==> job 5892: inputs <==
==> flow/design.v <==
`timescale 1ns / 1ps
module gain_core #(
    parameter integer DWIDTH = 16,  
    parameter integer GWIDTH = 16,  
    parameter integer FBITS  = 12   
)(
    input  wire                     clk,
    input  wire                     rst_n,      
    input  wire                     ce,         
    input  wire                     en,         
    input  wire signed [DWIDTH-1:0] data_i,     
    input  wire signed [GWIDTH-1:0] data_gain,  
    output reg  signed [DWIDTH-1:0] data_o      
);
    wire signed [DWIDTH+GWIDTH-1:0] mult_raw;
    wire signed [DWIDTH+GWIDTH-1:0] mult_rounded;
    wire signed [DWIDTH+GWIDTH-1-FBITS:0] mult_scaled;
    localparam signed [DWIDTH-1:0] MAX_VAL = {1'b0, {(DWIDTH-1){1'b1}}};  
    localparam signed [DWIDTH-1:0] MIN_VAL = {1'b1, {(DWIDTH-1){1'b0}}};  
    assign mult_raw = data_i * data_gain;
    assign mult_rounded = mult_raw + (1 << (FBITS-1));
    assign mult_scaled = mult_rounded >>> FBITS;
    always @(posedge clk) begin
        if (!rst_n) begin
            data_o <= 0;
        end else if (ce) begin
            if (!en) begin
                data_o <= data_i;
            end else begin
                if (mult_scaled > MAX_VAL) begin
                    data_o <= MAX_VAL;
                end else if (mult_scaled < MIN_VAL) begin
                    data_o <= MIN_VAL;
                end else begin
                    data_o <= mult_scaled[DWIDTH-1:0];
                end
            end
        end
    end
endmodule
`timescale 1ns / 1ps
module axis_gain_wrapper #(
    parameter integer C_S_AXI_DATA_WIDTH = 32,
    parameter integer C_S_AXI_ADDR_WIDTH = 4,
    parameter integer AUDIO_WIDTH        = 16,
    parameter integer GAIN_FBITS         = 12
)(
    input  wire aclk,
    input  wire aresetn,
    input  wire [31:0] s_axis_tdata,
    input  wire        s_axis_tlast,
    input  wire        s_axis_tvalid,
    output wire        s_axis_tready,
    output wire [31:0] m_axis_tdata,
    output wire        m_axis_tlast,
    output wire        m_axis_tvalid,
    input  wire        m_axis_tready,
    input  wire [C_S_AXI_ADDR_WIDTH-1:0] s_axi_awaddr,
    input  wire                          s_axi_awvalid,
    output reg                           s_axi_awready,
    input  wire [C_S_AXI_DATA_WIDTH-1:0] s_axi_wdata,
    input  wire [3:0]                    s_axi_wstrb,
    input  wire                          s_axi_wvalid,
    output reg                           s_axi_wready,
    output reg  [1:0]                    s_axi_bresp,
    output reg                           s_axi_bvalid,
    input  wire                          s_axi_bready,
    input  wire [C_S_AXI_ADDR_WIDTH-1:0] s_axi_araddr,
    input  wire                          s_axi_arvalid,
    output reg                           s_axi_arready,
    output reg  [C_S_AXI_DATA_WIDTH-1:0] s_axi_rdata,
    output reg  [1:0]                    s_axi_rresp,
    output reg                           s_axi_rvalid,
    input  wire                          s_axi_rready
);
    reg [31:0] reg_control;
    reg [31:0] reg_gain_l;
    reg [31:0] reg_gain_r;
    wire [1:0] addr_w = s_axi_awaddr[3:2];
    wire [1:0] addr_r = s_axi_araddr[3:2];
    always @(posedge aclk) begin
        if (!aresetn) begin
            s_axi_awready <= 1'b0;
            s_axi_wready  <= 1'b0;
            s_axi_bvalid  <= 1'b0;
            s_axi_bresp   <= 2'b00;
            reg_control <= 32'b0;
            reg_gain_l  <= 32'h0000_1000;  
            reg_gain_r  <= 32'h0000_1000;
        end else begin
            if (!s_axi_awready && s_axi_awvalid && s_axi_wvalid) begin
                s_axi_awready <= 1'b1;
                s_axi_wready  <= 1'b1;
                case (addr_w)
                    2'h0: reg_control <= s_axi_wdata;
                    2'h1: reg_gain_l  <= s_axi_wdata;
                    2'h2: reg_gain_r  <= s_axi_wdata;
                    default: ;
                endcase
            end else begin
                s_axi_awready <= 1'b0;
                s_axi_wready  <= 1'b0;
            end
            if (s_axi_awready && !s_axi_bvalid) begin
                s_axi_bvalid <= 1'b1;
                s_axi_bresp  <= 2'b00;
            end else if (s_axi_bready) begin
                s_axi_bvalid <= 1'b0;
            end
        end
    end
    always @(posedge aclk) begin
        if (!aresetn) begin
            s_axi_arready <= 1'b0;
            s_axi_rvalid  <= 1'b0;
            s_axi_rdata   <= 32'b0;
            s_axi_rresp   <= 2'b00;
        end else begin
            if (!s_axi_arready && s_axi_arvalid) begin
                s_axi_arready <= 1'b1;
                s_axi_rvalid  <= 1'b1;
                case (addr_r)
                    2'h0: s_axi_rdata <= reg_control;
                    2'h1: s_axi_rdata <= reg_gain_l;
                    2'h2: s_axi_rdata <= reg_gain_r;
                    default: s_axi_rdata <= 32'b0;
                endcase
            end else begin
                s_axi_arready <= 1'b0;
                if (s_axi_rvalid && s_axi_rready)
                    s_axi_rvalid <= 1'b0;
            end
        end
    end
    reg valid_d;
    reg last_d;
    wire stream_ready = m_axis_tready || !valid_d;
    assign s_axis_tready = stream_ready;
    assign m_axis_tvalid = valid_d;
    assign m_axis_tlast  = last_d;
    wire core_ce     = stream_ready;
    wire gain_enable = reg_control[0];
    gain_core #(
        .DWIDTH(AUDIO_WIDTH),
        .GWIDTH(16),
        .FBITS (GAIN_FBITS)
    ) u_gain_l (
        .clk       (aclk),
        .rst_n     (aresetn),
        .ce        (core_ce),
        .en        (gain_enable),
        .data_i    (s_axis_tdata[15:0]),
        .data_gain (reg_gain_l[15:0]),
        .data_o    (m_axis_tdata[15:0])
    );
    gain_core #(
        .DWIDTH(AUDIO_WIDTH),
        .GWIDTH(16),
        .FBITS (GAIN_FBITS)
    ) u_gain_r (
        .clk       (aclk),
        .rst_n     (aresetn),
        .ce        (core_ce),
        .en        (gain_enable),
        .data_i    (s_axis_tdata[31:16]),
        .data_gain (reg_gain_r[15:0]),
        .data_o    (m_axis_tdata[31:16])
    );
    always @(posedge aclk) begin
        if (!aresetn) begin
            valid_d <= 1'b0;
            last_d  <= 1'b0;
        end else if (stream_ready) begin
            valid_d <= s_axis_tvalid;
            last_d  <= s_axis_tlast;
        end
    end
endmodule
==> flow/run.sh <==
#!/bin/bash
# the make line also repeats each setting of config.mk as NAME=value (left out here)
make -C /OpenROAD-flow-scripts/flow DESIGN_CONFIG=/design/flow/config.mk WORK_HOME=/design/flow/orfs CLKGATE_MAP_FILE= finish
==> flow/config.mk <==
export PLATFORM = sky130hd
export DESIGN_NAME = axis_gain_wrapper
export DESIGN_NICKNAME = axis_gain_wrapper
export VERILOG_FILES = /design/flow/design.v
export SDC_FILE = /design/flow/constraint.sdc
export NUM_CORES = 4
export LEC_CHECK = 0
export CAP_MARGIN = 0
export CELL_PAD_IN_SITES_DETAIL_PLACEMENT = 2
export CORE_ASPECT_RATIO = 1.51
export CORE_MARGIN = 2
export CORE_UTILIZATION = 46
export CTS_CLUSTER_DIAMETER = 167
export PLACE_DENSITY = 0.77
export SETUP_SLACK_MARGIN = -0.73
export SLEW_MARGIN = 10
export TNS_END_PERCENT = 95
==> flow/constraint.sdc <==
create_clock -name core_clock -period 8.14 [get_ports {aclk}]
set_input_delay 1.6280 -clock core_clock [delete_from_list [all_inputs] [get_ports {aclk}]]
set_output_delay 1.6280 -clock core_clock [all_outputs]
set_load 0.01 [all_outputs]
==> job 7269: changes against job 5892 <==
==> flow/config.mk (replaced) <==
export PLATFORM = sky130hd
export DESIGN_NAME = axis_gain_wrapper
export DESIGN_NICKNAME = axis_gain_wrapper
export VERILOG_FILES = /design/flow/design.v
export SDC_FILE = /design/flow/constraint.sdc
export NUM_CORES = 4
export LEC_CHECK = 0
export CAP_MARGIN = 20
export CORE_MARGIN = 2
export CORE_UTILIZATION = 40
export GPL_TIMING_DRIVEN = 0
export SLEW_MARGIN = 20
export TNS_END_PERCENT = 25
==> flow/constraint.sdc (replaced) <==
create_clock -name core_clock -period 8.0 [get_ports {aclk}]
set_input_delay 1.6000 -clock core_clock [delete_from_list [all_inputs] [get_ports {aclk}]]
set_output_delay 1.6000 -clock core_clock [all_outputs]
set_load 0.01 [all_outputs]
==> summary of the runs <==
Job 7269 went through all stages and came out clean. Job 5892 never finished: it broke off in 4_1_cts.
In synthesized cell count, job 5892 and job 7269 do not differ.
Synthesized area is the same in job 7269 and job 5892.
In job 7269 the die size is larger than in job 5892, by 15%.
==> figures <==
| quantity | job 5892 | job 7269 |
|---|---|---|
| Count of cell types in the netlist | 64 | 64 |
| Area of the die | 58,700 um2 | 67,300 um2 |
| Result of the run | did not finish | no timing/DRC/antenna violations |
| Stage where the flow stopped | 4_1_cts | - |
| Area of the mapped netlist | 26,100 um2 | 26,100 um2 |
| Total placed instance area | 29,800 um2 | 28,700 um2 |
| Post-detail-place hpwl | 171,000 um | 62,800 um |
| Placed Instances | 3,938 | 4,006 |
| Post-synth top area cell | fa_1 | fa_1 |
| Num ports | 162 | 162 |
| Gp weighted congestion | 0.937 | 0.911 |
| Floorplan core density | 0.464 | 0.405 |
| Die Height | 297 um | 260 um |
| Post-Place Worst Slack | -2150 ps | -1900 ps |
| Port buffer count | 149 | 145 |
| Area fraction in mux cells | 0.0130 | 0.0130 |
| Die Width | 198 um | 260 um |
| Core Region | 56,200 um2 | 64,500 um2 |
| Count of standard-cell rows | 107 | 93 |
| Average cell area after synthesis | 8.70 um2 | 8.70 um2 |
| Yosys xor share | 0.0208 | 0.0208 |
